## run A
// computing_core
module computing_core(
clk,rst,
load_done,
activate0,
activate1,
activate2,
weight0,
weight1,
weight2,
weight3,
out_psum0,
out_psum1,
out_psum2,
out_psum3,
out_psum_vld
    );
    parameter WIDTH = 8;
    input  wire                 clk,rst,load_done;
    input  wire  [9*WIDTH-1:0]   weight0,weight1,weight2,weight3;
    input  wire [3*WIDTH-1:0]   activate0;
    input  wire [3*WIDTH-1:0]   activate1;
    input  wire [3*WIDTH-1:0]   activate2;
    output wire [WIDTH-1:0]     out_psum0;
    output wire [WIDTH-1:0]     out_psum1;
    output wire [WIDTH-1:0]     out_psum2;
    output wire [WIDTH-1:0]     out_psum3;
    output wire                 out_psum_vld;
    wire [3:0]      psum_vld;
    assign out_psum_vld = psum_vld[0] & psum_vld[1] & psum_vld[2] & psum_vld[3];
    pcore #(.WIDTH(WIDTH))p0(.clk(clk), .rst(rst), .in_update(load_done),
            .activate2(activate0),
            .activate1(activate1),
            .activate0(activate2),
            .weight2({weight0[64+:8], weight0[56+:8], weight0[48+:8]}),
            .weight1({weight0[40+:8], weight0[32+:8], weight0[24+:8]}),
  ...
Size in the first run: about 9100 cells after synthesis, about 1300 flip-flops, about 400 I/O pins, about 74000 um^2 of cells after synthesis.
clock: 3.98 ns
lec_check: 0
abc_area: 1
cap_margin: 10
core_aspect_ratio: 0.82
core_margin: 2
core_utilization: 72
cts_cluster_size: 61
hold_slack_margin: 0.26
max_routing_layer: met4
place_density_lb_addon: 0.01
setup_slack_margin: 1.17
slew_margin: 20
tns_end_percent: 70
run.sh (not shown) runs the stock make flow with config.mk's settings and CLKGATE_MAP_FILE=.
Finished, but not clean: run A, with antenna rules, setup timing.
Input changes introduced in run B (baseline for comparison: run A):
Settings: CAP_MARGIN now 0, was 10; CTS_CLUSTER_SIZE now 44, was 61.
[summary]
- Run B: complete, dirty (setup timing)
- On run B: detailed-route wire length is 1.6% lower than what run A gave.
- Compared with run A, in run B synthesized area closely matched the old numbers, global-route usage higher.
Changes in run C relative to run B:
Settings: CORE_ASPECT_RATIO removed (was 0.82); CAP_MARGIN changed from 0 to 20; SETUP_SLACK_MARGIN removed (was 1.17); TNS_END_PERCENT removed (was 70); CORE_UTILIZATION changed from 72 to 40; MAX_ROUTING_LAYER removed (was met4); HOLD_SLACK_MARGIN removed (was 0.26); CTS_CLUSTER_SIZE removed (was 44); ABC_AREA removed (was 1); PLACE_DENSITY_LB_ADDON removed (was 0.01); the clock period (ns, I/O delays scaled along) changed from 3.98 to 4.9.
Notes after the runs:
What the final checks of run C revealed, after a flow that finished every stage, was a layout that fails on setup timing.
Fraction of power consumed by sequential logic for run C is lower than for run B.
The via density per instance in run C was lower than what run B gave.
Summary of run C over run B: arrival time at the worst endpoint -0.11 ns; critical path depth +1.
Looking at final critical-path setup slack, run C sits 0.84 ns higher than run B does.
Share of the core filled by cells before placement in run C vs run B: down 32 points
### run C -> run D
Settings: CORE_UTILIZATION now 67, was 40; CTS_CLUSTER_SIZE now 34, previously not set; the clock period (ns, I/O delays scaled along) now 5.62, was 4.9.
[summary]
No crash in run D: every stage finished, but the layout fails its final checks due to setup timing.
Run D ends up with a critical path depth that is 1 lower than in run C.
Comparing weighted congestion at the end of routability-driven global placement for run D and run C, the bigger number came from run D.
Total setup buffers inserted after CTS: run D and run C compared, higher one is run C
Higher initial core utilization was reported by run D, not run C.
Compared with run C, via count in run D increased by a few percent.
In the metrics for run D and run C, the one carrying the higher total power consumption of the routed design is run C.

========
The RTL this note starts from:
==> flow/design.v <==
`timescale 1ns / 1ps
module mult_gen_0(
    CLK,
    A,
    B,
    P
);
input              CLK;
input      [7:0]   A;
input      [7:0]   B;
output     [7:0]   P;
reg [7:0]  a_reg;
reg [7:0]  b_reg;
reg [7:0]  p_reg0;
reg [7:0]  p_reg1;
assign P = p_reg1;
always @(posedge CLK) begin
    a_reg  <= A;
    b_reg  <= B;
    p_reg0 <= a_reg * b_reg;
    p_reg1 <= p_reg0;
end
endmodule
`timescale 1ns / 1ps
module pe(
clk, 
rst,
in_data, 
in_weight, 
in_psum,
in_data_update, 
in_weight_update, 
in_psum_update,
out_psum, 
out_psum_vld
    );
parameter WIDTH             = 8;
parameter PIPELINE_STAGE    = 3;
input                               clk;
input                               rst;
input   [WIDTH - 1 : 0]             in_data;
input   [WIDTH - 1 : 0]             in_weight;
input   [WIDTH - 1 : 0]         in_psum;
input                               in_data_update;
input                               in_weight_update;
input                               in_psum_update;
output  [WIDTH - 1 : 0]         out_psum;
output                              out_psum_vld;
reg     [WIDTH - 1 : 0]             in_data_reg;
reg     [WIDTH - 1 : 0]             in_weight_reg;
reg     [WIDTH - 1 : 0]             in_psum_reg;
wire                                in_update;
wire    [WIDTH - 1 : 0]         out_mult;
reg     [WIDTH - 1 : 0]         in_psum_pipeline        [0 : PIPELINE_STAGE - 1];
reg                                 out_psum_vld_pipeline   [0 : PIPELINE_STAGE];
integer i;
mult_gen_0 mult_unit (
  .CLK(clk),   
  .A(in_data_reg),       
  .B(in_weight_reg),       
  .P(out_mult)       
);
assign in_update = (in_data_update | in_weight_update | in_psum_update);
assign out_psum = in_psum_pipeline[PIPELINE_STAGE-1] + out_mult;
assign out_psum_vld = out_psum_vld_pipeline[PIPELINE_STAGE];
always @(posedge clk) begin
    if(rst) begin
        in_data_reg <= 0;
        in_weight_reg <= 0;
        in_psum_reg <= 0;
    end
    else begin
        if(in_data_update) begin
            in_data_reg <= in_data;
        end
        if(in_weight_update) begin
            in_weight_reg <= in_weight;
        end
        if(in_psum_update) begin
            in_psum_reg <= in_psum;
        end
    end
end
always @(posedge clk) begin
    if(rst) begin
        for(i = 0; i <= PIPELINE_STAGE; i = i + 1) begin: zero_init_out_psum_vld
            out_psum_vld_pipeline[i] <= 0;
        end 
    end
    else begin
        out_psum_vld_pipeline[0] <= in_update;
        for(i = 0; i < PIPELINE_STAGE; i = i + 1) begin: pipeline_stage_out_psum_vld
            out_psum_vld_pipeline[i+1] <= out_psum_vld_pipeline[i];
        end 
    end
end
always @(posedge clk) begin
    if(rst) begin
        for(i = 0; i <= PIPELINE_STAGE - 1; i = i + 1) begin: zero_init_in_psum
            in_psum_pipeline[i] <= 0;
        end 
    end
    else begin
        in_psum_pipeline[0] <= in_psum_reg;
        for(i = 0; i < PIPELINE_STAGE - 1; i = i + 1) begin: pipeline_stage_in_psum
            in_psum_pipeline[i+1] <= in_psum_pipeline[i];
        end 
    end
end
endmodule
`timescale 1ns / 1ps
module pmul(
clk,rst,
in_update,
in_data2,
in_data1,
in_data0,
in_weight2,
in_weight1,
in_weight0,
psum,
psum_vld
    );
    parameter WIDTH = 8;
    input clk;
    input rst;
    input [WIDTH-1:0] in_data2;
    input [WIDTH-1:0] in_data1;
    input [WIDTH-1:0] in_data0;
    input [WIDTH-1:0] in_weight2;
    input [WIDTH-1:0] in_weight1;
    input [WIDTH-1:0] in_weight0;
    input wire        in_update;
    output [WIDTH-1:0]psum;
    output            psum_vld;
    wire [2:0] out_psum_vld;
    wire [WIDTH-1:0] out_psum [0:2];
    assign psum = out_psum[2] + out_psum[1] + out_psum[0];
    assign psum_vld = (out_psum_vld == 3'b111);
    pe pe2( .clk(clk), .rst(rst), 
            .in_data(in_data2), .in_weight(in_weight2), .in_psum(0), 
            .in_data_update(in_update), .in_weight_update(in_update), .in_psum_update(in_update), 
            .out_psum(out_psum[2]), .out_psum_vld(out_psum_vld[2]));
    pe pe1( .clk(clk), .rst(rst), 
            .in_data(in_data1), .in_weight(in_weight1), .in_psum(0), 
            .in_data_update(in_update), .in_weight_update(in_update), .in_psum_update(in_update), 
            .out_psum(out_psum[1]), .out_psum_vld(out_psum_vld[1]));
    pe pe0( .clk(clk), .rst(rst), 
            .in_data(in_data0), .in_weight(in_weight0), .in_psum(0), 
            .in_data_update(in_update), .in_weight_update(in_update), .in_psum_update(in_update), 
            .out_psum(out_psum[0]), .out_psum_vld(out_psum_vld[0]));
endmodule
`timescale 1ns / 1ps
module pcore(
    clk,rst,
    in_update,  
    activate2,
    activate1,
    activate0,
    weight2,
    weight1,
    weight0,
    out_psum,
    out_psum_vld
    );
    parameter WIDTH = 8;
    input wire                      clk,rst,in_update;
    input  wire [3*WIDTH-1:0]       activate2;
    input  wire [3*WIDTH-1:0]       activate1;
    input  wire [3*WIDTH-1:0]       activate0;
    input  wire [3*WIDTH-1:0]       weight2;
    input  wire [3*WIDTH-1:0]       weight1;
    input  wire [3*WIDTH-1:0]       weight0;
    output wire [WIDTH-1:0]         out_psum;
    output wire                     out_psum_vld;
    wire        [WIDTH-1:0]         psum[0:2];
    wire        [2:0]               psum_vld;
    assign out_psum = psum[2] + psum[1] + psum[0];
    assign out_psum_vld = psum_vld[2] & psum_vld[1] & psum_vld[0];
    pmul #(.WIDTH(WIDTH))p2(.clk(clk), .rst(rst), 
         .in_update(in_update), 
         .in_data2(activate2[3*WIDTH-1:2*WIDTH]), .in_data1(activate2[2*WIDTH-1:1*WIDTH]), .in_data0(activate2[1*WIDTH-1:0]), 
         .in_weight2(weight2[3*WIDTH-1:2*WIDTH]), .in_weight1(weight2[2*WIDTH-1:1*WIDTH]), .in_weight0(weight2[1*WIDTH-1:0]), 
         .psum(psum[2]), .psum_vld(psum_vld[2]));
    pmul #(.WIDTH(WIDTH))p1(.clk(clk), .rst(rst), 
         .in_update(in_update), 
         .in_data2(activate1[3*WIDTH-1:2*WIDTH]), .in_data1(activate1[2*WIDTH-1:1*WIDTH]), .in_data0(activate1[1*WIDTH-1:0]), 
         .in_weight2(weight1[3*WIDTH-1:2*WIDTH]), .in_weight1(weight1[2*WIDTH-1:1*WIDTH]), .in_weight0(weight1[1*WIDTH-1:0]), 
         .psum(psum[1]), .psum_vld(psum_vld[1]));
    pmul #(.WIDTH(WIDTH))p0(.clk(clk), .rst(rst), 
         .in_update(in_update), 
         .in_data2(activate0[3*WIDTH-1:2*WIDTH]), .in_data1(activate0[2*WIDTH-1:1*WIDTH]), .in_data0(activate0[1*WIDTH-1:0]), 
         .in_weight2(weight0[3*WIDTH-1:2*WIDTH]), .in_weight1(weight0[2*WIDTH-1:1*WIDTH]), .in_weight0(weight0[1*WIDTH-1:0]), 
         .psum(psum[0]), .psum_vld(psum_vld[0]));
endmodule
`timescale 1ns / 1ps
module computing_core(
clk,rst,
load_done,
activate0,
activate1,
activate2,
weight0,
weight1,
weight2,
weight3,
out_psum0,
out_psum1,
out_psum2,
out_psum3,
out_psum_vld
    );
    parameter WIDTH = 8;
    input  wire                 clk,rst,load_done;
    input  wire  [9*WIDTH-1:0]   weight0,weight1,weight2,weight3;
    input  wire [3*WIDTH-1:0]   activate0;
    input  wire [3*WIDTH-1:0]   activate1;
    input  wire [3*WIDTH-1:0]   activate2;
    output wire [WIDTH-1:0]     out_psum0;
    output wire [WIDTH-1:0]     out_psum1;
    output wire [WIDTH-1:0]     out_psum2;
    output wire [WIDTH-1:0]     out_psum3;
    output wire                 out_psum_vld;
    wire [3:0]      psum_vld;
    assign out_psum_vld = psum_vld[0] & psum_vld[1] & psum_vld[2] & psum_vld[3];
    pcore #(.WIDTH(WIDTH))p0(.clk(clk), .rst(rst), .in_update(load_done),
            .activate2(activate0),
            .activate1(activate1),
            .activate0(activate2),
            .weight2({weight0[64+:8], weight0[56+:8], weight0[48+:8]}),
            .weight1({weight0[40+:8], weight0[32+:8], weight0[24+:8]}),
            .weight0({weight0[16+:8], weight0[8+:8],  weight0[0+:8]}),
            .out_psum(out_psum0), .out_psum_vld(psum_vld[0]));
    pcore #(.WIDTH(WIDTH))p1(.clk(clk), .rst(rst), .in_update(load_done),
            .activate2(activate0),
            .activate1(activate1),
            .activate0(activate2),
            .weight2({weight1[64+:8], weight1[56+:8], weight1[48+:8]}),
            .weight1({weight1[40+:8], weight1[32+:8], weight1[24+:8]}),
            .weight0({weight1[16+:8], weight1[8+:8] , weight1[0+:8]}),
            .out_psum(out_psum1), .out_psum_vld(psum_vld[1]));
    pcore #(.WIDTH(WIDTH))p2(.clk(clk), .rst(rst), .in_update(load_done),
            .activate2(activate0),
            .activate1(activate1),
            .activate0(activate2),
            .weight2({weight2[64+:8], weight2[56+:8], weight2[48+:8]}),
            .weight1({weight2[40+:8], weight2[32+:8], weight2[24+:8]}),
            .weight0({weight2[16+:8], weight2[8+:8] , weight2[0+:8]}),
            .out_psum(out_psum2), .out_psum_vld(psum_vld[2]));
    pcore #(.WIDTH(WIDTH))p3(.clk(clk), .rst(rst), .in_update(load_done),
            .activate2(activate0),
            .activate1(activate1),
            .activate0(activate2),
            .weight2({weight3[64+:8], weight3[56+:8], weight3[48+:8]}),
            .weight1({weight3[40+:8], weight3[32+:8], weight3[24+:8]}),
            .weight0({weight3[16+:8], weight3[8+:8] , weight3[0+:8]}),
            .out_psum(out_psum3), .out_psum_vld(psum_vld[3]));
endmodule
Settings: LEC_CHECK=0, ABC_AREA=1, CAP_MARGIN=20, CORE_MARGIN=2, CORE_UTILIZATION=70, CTS_CLUSTER_SIZE=24, SETUP_SLACK_MARGIN=0.12, SLEW_MARGIN=20; clock period 4.14 ns.
The starting point completed, yet does not pass: negative setup slack.
Change:
Settings changed: ABC_AREA 1 to unset, CORE_UTILIZATION 70 to 40, CTS_CLUSTER_SIZE 24 to unset, SETUP_SLACK_MARGIN 0.12 to 1.4.
Clock period 4.14 ns to 6.24 ns, I/O delays scaled along.
Now the flow produced a layout that fails on antenna violations.
Power shrinks by about 30%.
Core utilization fell by 35 points.
Area after synthesis falls by 6.4%.
Clock skew came out higher by 0.0040 ns.
Wire length goes down by about 10%.
Via count is lower by 26%.
Cell area shrinks by 6.3%.
Change:
Settings changed: SETUP_SLACK_MARGIN 1.4 to unset.
This time the run finished clean. First-iteration DRC count climbs by 3.7%. Register-to-register slack barely changes. Die area is unchanged. Global-route usage is about the same. Cell area falls by 0.33%. Routed wire length barely changes.
Change:
Settings changed: CORE_UTILIZATION 40 to 59, SETUP_SLACK_MARGIN set to 1.24.
Clock period 6.24 ns to 4.77 ns, I/O delays scaled along.
The new run produced a layout that fails on negative setup slack.
Routed wire length decreases by a few percent.
Final cell count decreases by a few percent.
Hold slack gets worse by 0.0084 ns.
Power figures rest on the tool's default switching activity, not on a simulated workload.
